==> run a <==
Design top, start of the top module:
module top(
    input clk, rst,
    input [3:0] key_in,
    output [6:0] seg,
    output [7:0] sel,
    output reg [2:0] led, sel_led,
    output buz
);
    wire [2:0] key_val;
    localparam  S1 = 3'd1,
                S2 = 3'd2,
                S3 = 3'd3,
                S4 = 3'd4;
    key u_key(
        .clk(clk),
        .rst(rst),
        .key_in(key_in),
        .key_val(key_val)
    );
    reg [20:0] data_to_show;
    seg u_seg(
        .clk(clk),
        .rst(rst),
        .seg(seg),
        .sel(sel),
        .data(data_to_show)
    );
    wire [20:0] data_clock, data_stopwatch, data_timer;
    wire [2:0] led_clock, led_timer;
    wire [2:0] key_val_clock, key_val_stopwatch, key_val_timer;
    reg [1:0] current_state, next_state;
    localparam  CLOCK       = 2'b00,
                STOPWATCH   = 2'b01,
                TIMER       = 2'b11;
    assign key_val_clock = (current_state == CLOCK) ? key_val : 3'd0;
  ...
Settings: LEC_CHECK=0, CAP_MARGIN=20, CELL_PAD_IN_SITES_DETAIL_PLACEMENT=1, CORE_MARGIN=2, CORE_UTILIZATION=59, CTS_CLUSTER_DIAMETER=342, CTS_CLUSTER_SIZE=99, HOLD_SLACK_MARGIN=0.29, SETUP_SLACK_MARGIN=-0.99, SLEW_MARGIN=20, TNS_END_PERCENT=20; clock period 10.0 ns.
run.sh (not shown) runs the stock make flow with config.mk's settings and CLKGATE_MAP_FILE=.
==> run b: changes against run a <==
- CAP_MARGIN: 20 -> 5
- CELL_PAD_IN_SITES_DETAIL_PLACEMENT: 1 -> 2
- CELL_PAD_IN_SITES_GLOBAL_PLACEMENT: unset -> 3
- CORE_UTILIZATION: 59 -> 40
- CTS_CLUSTER_DIAMETER: 342 -> unset
- CTS_CLUSTER_SIZE: 99 -> unset
- GPL_ROUTABILITY_DRIVEN: unset -> 0
- HOLD_SLACK_MARGIN: 0.29 -> unset
- PLACE_DENSITY: unset -> 0.8
- SETUP_SLACK_MARGIN: -0.99 -> 2.18
- SLEW_MARGIN: 20 -> 25
- TNS_END_PERCENT: 20 -> unset
==> run c: changes against run a <==
- ABC_AREA: unset -> 0
- CELL_PAD_IN_SITES_DETAIL_PLACEMENT: 1 -> unset
- CORE_UTILIZATION: 59 -> 68
- CTS_CLUSTER_DIAMETER: 342 -> unset
- CTS_CLUSTER_SIZE: 99 -> 15
- HOLD_SLACK_MARGIN: 0.29 -> unset
- SETUP_SLACK_MARGIN: -0.99 -> 1.34
- TNS_END_PERCENT: 20 -> unset
==> flow/constraint.sdc (replaced) <==
create_clock -name core_clock -period 4.52 [get_ports {clk}]
set_input_delay 0.9040 -clock core_clock [delete_from_list [all_inputs] [get_ports {clk}]]
set_output_delay 0.9040 -clock core_clock [all_outputs]
set_load 0.01 [all_outputs]
==> comparison table <==
| quantity | run b | run c | run a |
|---|---|---|---|
| Worst slack, placed | 2520 ps | -630 ps | 2640 ps |
| Chip Area | 25800 sq um | 15400 sq um | 17700 sq um |
| Crit. path cell count | 19 | 22 | 14 |
| Net Sw Power | 0.000376 W | 0.000772 W | 0.000331 W |
| Number of cells in the finished layout apart from fillers | 1484 | 1495 | 1376 |
| Plain + repair buffers | 36 | 191 | 32 |
| Number of rows created at floorplan | 57 | 43 | 47 |
| Grt met2 use | 39.4% | 61.5% | 53.6% |
| Comb/total area | 49.5% | 47.2% | 50.6% |
| Sequential Power | 0.000668 W | 0.00148 W | 0.000669 W |
| Global placement routability congestion | - | 0.972 | 0.954 |
| Sequential share of power | 47.3% | 47.2% | 50.4% |
| Number of antenna violations at the first check in global routing | 0 | 1 | 0 |
| Top Consumer | clock | clock | registers |
| Met2 wirelength from detailed routing | 14200 um | 13700 um | 13200 um |
| Total Neg Setup Slack | 0 ps | -5760 ps | 0 ps |
| Data required time of the critical path | 8000 ps | 3620 ps | 8000 ps |
| Critical Path Sink | seg[4] | seg[0] | seg[3] |
| Power per unit of standard cell area | 128 nW/um^2 | 253 nW/um^2 | 124 nW/um^2 |
| Result of the run | timing/DRC/antenna clean | complete, but fails checks | timing/DRC/antenna clean |
| Layout check failures | - | setup timing | - |


==> inputs of job 3925 <==
Starting RTL as in the previous note.
clock: 4.48 ns
lec_check: 0
abc_area: 1
cap_margin: 20
core_margin: 2
core_utilization: 72
cts_cluster_diameter: 199
cts_cluster_size: 90
place_density_lb_addon: 0.14
slew_margin: 20
==> job 1838 (differences from job 3925) <==
--- a/flow/config.mk
+++ b/flow/config.mk
@@ -10,6 +10,6 @@
 export CORE_MARGIN = 2
 export CORE_UTILIZATION = 72
-export CTS_CLUSTER_DIAMETER = 199
-export CTS_CLUSTER_SIZE = 90
-export PLACE_DENSITY_LB_ADDON = 0.14
-export SLEW_MARGIN = 20
+export CTS_CLUSTER_DIAMETER = 369
+export CTS_CLUSTER_SIZE = 99
+export SETUP_SLACK_MARGIN = -0.44
+export SLEW_MARGIN = 0
==> flow/constraint.sdc (replaced) <==
create_clock -name core_clock -period 4.56 [get_ports {clk}]
set_input_delay 0.9120 -clock core_clock [delete_from_list [all_inputs] [get_ports {clk}]]
set_output_delay 0.9120 -clock core_clock [all_outputs]
set_load 0.01 [all_outputs]
==> job 5620 (differences from job 3925) <==
--- a/flow/config.mk
+++ b/flow/config.mk
@@ -9,7 +9,5 @@
 export CAP_MARGIN = 20
 export CORE_MARGIN = 2
-export CORE_UTILIZATION = 72
-export CTS_CLUSTER_DIAMETER = 199
-export CTS_CLUSTER_SIZE = 90
-export PLACE_DENSITY_LB_ADDON = 0.14
+export CORE_UTILIZATION = 68
+export CTS_CLUSTER_SIZE = 15
 export SLEW_MARGIN = 20
==> flow/constraint.sdc (replaced) <==
create_clock -name core_clock -period 4.52 [get_ports {clk}]
set_input_delay 0.9040 -clock core_clock [delete_from_list [all_inputs] [get_ports {clk}]]
set_output_delay 0.9040 -clock core_clock [all_outputs]
set_load 0.01 [all_outputs]
==> results.ini <==
[route]
drt-initial-drc-count = 1342
dr_total_vias = 9946

[run_status]
run_status = finished with violations
so.violations = negative setup slack

[setup_path]
critical_path.endpoint = seg[6]
worst_r2r_startpoint = u_stopwatch.data[1]$_DFFE_PN0P_

[final_timing]
post-route-worst-setup-slack_ns = -0.821
timing.final.setup_violations = 7

[final_layout]
syn2layout_area_growth_pct = 23.0

the above is filed under job 5620

==> results.ini <==
[run_status]
run_status = finished with violations
so.violations = negative setup slack

[route]
dr_total_vias = 10034
drt-initial-drc-count = 1489

[final_layout]
syn2layout_area_growth_pct = 21.7

[setup_path]
critical_path.endpoint = seg[3]
worst_r2r_startpoint = u_timer.cnt[0]$_DFFE_PN0P_

[final_timing]
timing.final.setup_violations = 7
post-route-worst-setup-slack_ns = -0.973

the above is filed under job 3925

==> results.ini <==
[run_status]
run_status = finished with violations
so.violations = negative setup slack

[final_timing]
timing.final.setup_violations = 7
post-route-worst-setup-slack_ns = -0.404

[cts]
clockRootBuffer = sky130_fd_sc_hd__clkbuf_16
cts_hold_bufs = 0
cts.htree.levels = 4

[route]
dr_total_vias = 9272
drt-initial-drc-count = 962

[final_layout]
multi_input_gate_area_um2 = 5060
stdcell_area_um2 = 11500
syn2layout_area_growth_pct = 19.4
sh_comb_area_pct = 44.0

[placement]
post-place-cells = 1511

[setup_path]
worst_r2r_startpoint = u_timer.cnt[1]$_DFFE_PN0P_
critical_path.endpoint = seg[0]

[pwr]
clock_power_share_pct = 48.8
power_leakage_uw = 0.00539

[synthesis]
mux_share_pct = 0

the above is filed under job 1838



==> inputs of run D <==
Starting RTL as in the previous note.
make LEC_CHECK=0 CAP_MARGIN=0 CELL_PAD_IN_SITES_DETAIL_PLACEMENT=1 CELL_PAD_IN_SITES_GLOBAL_PLACEMENT=1 CORE_MARGIN=5 CORE_UTILIZATION=52 CTS_CLUSTER_DIAMETER=178 CTS_CLUSTER_SIZE=100 GPL_ROUTABILITY_DRIVEN=0 HOLD_SLACK_MARGIN=0.14 MAX_ROUTING_LAYER=met5 MIN_ROUTING_LAYER=met1 PLACE_DENSITY=0.42 SETUP_SLACK_MARGIN=-0.36 SLEW_MARGIN=20 finish   # period 9.7 ns
==> run H: changes against run D <==
==> flow/config.mk (replaced) <==
export PLATFORM = sky130hd
export DESIGN_NAME = top
export DESIGN_NICKNAME = top
export VERILOG_FILES = /design/flow/design.v
export SDC_FILE = /design/flow/constraint.sdc
export NUM_CORES = 4
export LEC_CHECK = 0
export ABC_AREA = 1
export CAP_MARGIN = 0
export CELL_PAD_IN_SITES_GLOBAL_PLACEMENT = 0
export CORE_MARGIN = 2
export CORE_UTILIZATION = 72
export CTS_CLUSTER_SIZE = 45
export HOLD_SLACK_MARGIN = 0.3
export MAX_ROUTING_LAYER = met5
export MIN_ROUTING_LAYER = met1
export PLACE_DENSITY = 0.43
export SLEW_MARGIN = 20
==> flow/constraint.sdc (replaced) <==
create_clock -name core_clock -period 4.72 [get_ports {clk}]
set_input_delay 0.9440 -clock core_clock [delete_from_list [all_inputs] [get_ports {clk}]]
set_output_delay 0.9440 -clock core_clock [all_outputs]
set_load 0.01 [all_outputs]
==> run M: changes against run D <==
==> flow/config.mk (replaced) <==
export PLATFORM = sky130hd
export DESIGN_NAME = top
export DESIGN_NICKNAME = top
export VERILOG_FILES = /design/flow/design.v
export SDC_FILE = /design/flow/constraint.sdc
export NUM_CORES = 4
export LEC_CHECK = 0
export CAP_MARGIN = 20
export CORE_MARGIN = 2
export CORE_UTILIZATION = 40
export SLEW_MARGIN = 20
==> flow/constraint.sdc (replaced) <==
create_clock -name core_clock -period 7.99 [get_ports {clk}]
set_input_delay 1.5980 -clock core_clock [delete_from_list [all_inputs] [get_ports {clk}]]
set_output_delay 1.5980 -clock core_clock [all_outputs]
set_load 0.01 [all_outputs]
==> flow_summary.json <==
{
  "openroad.warnings": 50,
  "cell_with_the_largest_stage_delay_on_the_worst_path": "sky130_fd_sc_hd__dfrtp_1",
  "met3RoutedLength_mm": 1.81,
  "run_status": "failed layout checks",
  "post-route-min-period_ns": 5.20,
  "post_cts.repair.setup_buffers": 10,
  "placed_cells_incl_taps": 1493,
  "floorplan.die_area_sq_mm": 0.0143,
  "so_faults": "negative setup slack",
  "detailed_route_via_count": 9458,
  "finalWorstSetupSlack_ns": -0.483,
  "grt_start_max_net_pins": 92,
  "total_switching_power_uw": 662,
  "setup_violations": 7,
  "num_rows": 42
}
-- figures above: run H

==> flow_summary.json <==
{
  "setup_violations": 0,
  "post-route-min-period_ns": 7.81,
  "floorplan.die_area_sq_mm": 0.0217,
  "num_rows": 50,
  "cts_root_buffer": "sky130_fd_sc_hd__clkbuf_16",
  "met3RoutedLength_microns": 743,
  "global_route.usage.met2_pct": 40.7,
  "mapped_area_sq_mm": 0.00982,
  "openroad.warnings": 48,
  "total_switching_power_uw": 369,
  "finalWorstSetupSlack_ns": 1.89,
  "cell_with_the_largest_stage_delay_on_the_worst_path": "sky130_fd_sc_hd__dfrtp_1",
  "grt_busiest_layer": "met2",
  "post_cts.repair.setup_buffers": 0,
  "placed_cells_incl_taps": 1357,
  "run_status": "finished clean",
  "detailed_route_via_count": 8461,
  "globalRouteMet3Util_pct": 3.34
}
-- figures above: run D

==> flow_summary.json <==
{
  "post-route-min-period_ns": 7.39,
  "hold_path_startpoint": "u_seg.cnt[0]",
  "finalWorstSetupSlack_ns": 0.604,
  "worst-slew-pin-transition_ns": 1.02,
  "setup_violations": 0,
  "post_cts.repair.setup_buffers": 0,
  "total_switching_power_uw": 416,
  "openroad.warnings": 46,
  "run_status": "finished clean",
  "placed_cells_incl_taps": 1448,
  "yosysChipArea_sq_mm": 0.00982,
  "crit_fanout": 27,
  "numClockSinks": 160,
  "met3RoutedLength_microns": 887,
  "worst_skew_pair.late_latency_ns": 0.43,
  "num_rows": 57
}
-- figures above: run M



==> try-lagoon: inputs <==
Starting RTL as in the previous note.
Settings: LEC_CHECK=0, CAP_MARGIN=20, CELL_PAD_IN_SITES_DETAIL_PLACEMENT=1, CORE_MARGIN=2, CORE_UTILIZATION=59, CTS_CLUSTER_DIAMETER=342, CTS_CLUSTER_SIZE=99, HOLD_SLACK_MARGIN=0.29, PLACE_DENSITY=0.36, SETUP_SLACK_MARGIN=0.41, SLEW_MARGIN=20, TNS_END_PERCENT=15; clock period 10.0 ns.
==> try-fjord (differences from try-lagoon) <==
Settings changed: CAP_MARGIN 20 to 30, CELL_PAD_IN_SITES_DETAIL_PLACEMENT 1 to 2, CELL_PAD_IN_SITES_GLOBAL_PLACEMENT from default to 3, CORE_UTILIZATION 59 to 17, CTS_CLUSTER_DIAMETER 342 to default, CTS_CLUSTER_SIZE 99 to default, GPL_ROUTABILITY_DRIVEN from default to 0, HOLD_SLACK_MARGIN 0.29 to -0.04, MIN_ROUTING_LAYER from default to met2, PLACE_DENSITY 0.36 to 0.8, SETUP_SLACK_MARGIN 0.41 to 0.86.
==> qor summary <==
quantity	try-lagoon	try-fjord
Worst hold margin	0.438 ns	0.430 ns
Share of the clock period used by the worst path	0.792	0.801
Final #Nets	1193	1196
CP peak stage delay	0.79 ns	0.65 ns
HPWL after DPL	18600 µm	21600 µm
Fmax	126 MHz	125 MHz
Wire length on met1	12000 µm	0 µm
Part of the power in the clock network	0.456	0.483
Combinational power share	0.040	0.041
Fillcell total	1920	6569
Non-clock buffer count in the final layout	32	35
Layout-stage area growth over the synthesis result	9.20%	17.3%
Comb/total area	0.506	0.471
Starting density of the core	0.599	0.171
Total global-route track usage	0.318	0.158
Result of the run	timing/DRC/antenna clean	timing/DRC/antenna clean
Sequential power	0.000669 W	0.000670 W
Met1 track demand over resource	0.421	0


==> cedar <==
Starting RTL as in the previous note.
Settings: LEC_CHECK=0, ABC_AREA=1, CAP_MARGIN=20, CORE_ASPECT_RATIO=1.37, CORE_MARGIN=2, CORE_UTILIZATION=72, CTS_CLUSTER_DIAMETER=392, CTS_CLUSTER_SIZE=99, SLEW_MARGIN=20; clock period 4.47 ns.
==> maple: changes against cedar <==
--- a/flow/config.mk
+++ b/flow/config.mk
@@ -9,7 +9,9 @@
 export CAP_MARGIN = 20
-export CORE_ASPECT_RATIO = 1.37
 export CORE_MARGIN = 2
-export CORE_UTILIZATION = 72
-export CTS_CLUSTER_DIAMETER = 392
+export CORE_UTILIZATION = 40
+export CTS_CLUSTER_DIAMETER = 342
 export CTS_CLUSTER_SIZE = 99
+export HOLD_SLACK_MARGIN = -0.05
+export SETUP_SLACK_MARGIN = 2.01
 export SLEW_MARGIN = 20
+export TNS_END_PERCENT = 20
==> flow/constraint.sdc (replaced) <==
create_clock -name core_clock -period 10.0 [get_ports {clk}]
set_input_delay 2.0000 -clock core_clock [delete_from_list [all_inputs] [get_ports {clk}]]
set_output_delay 2.0000 -clock core_clock [all_outputs]
set_load 0.01 [all_outputs]
==> flow_metrics.env <==
# physical design summary
export IMPL_finalWorstSetupSlack_ns=-1.09
export IMPL_setup_violations=7
export IMPL_drtIter0Drc=1210
export IMPL_status="failed layout checks"
export IMPL_rr_worst_depth=11
export IMPL_coreArea_um2=13100
export IMPL_grt_met3_usage_pct=7.53
export IMPL_routed_wl_met3_um=3070
export IMPL_grt_usage_pct=37.3
export IMPL_power_density_nw_per_um2=260
export IMPL_so_faults="setup timing"
export IMPL_finalHoldWorstSlack_ns=0.469
export IMPL_power_group_top="registers"
export IMPL_wl_met1_um=10600
(the above is from cedar)
==> flow_metrics.env <==
# physical design summary
export IMPL_status="timing/DRC/antenna clean"
export IMPL_finalWorstSetupSlack_ns=3.27
export IMPL_drtIter0Drc=466
export IMPL_wl_met1_um=10400
export IMPL_power_group_top="the clock network"
export IMPL_grt_met3_usage_pct=3.31
export IMPL_finalHoldWorstSlack_ns=0.429
export IMPL_power_density_nw_per_um2=128
export IMPL_grt_usage_pct=17.9
(the above is from maple)
Power figures rest on the tool's default switching activity, not on a simulated workload.
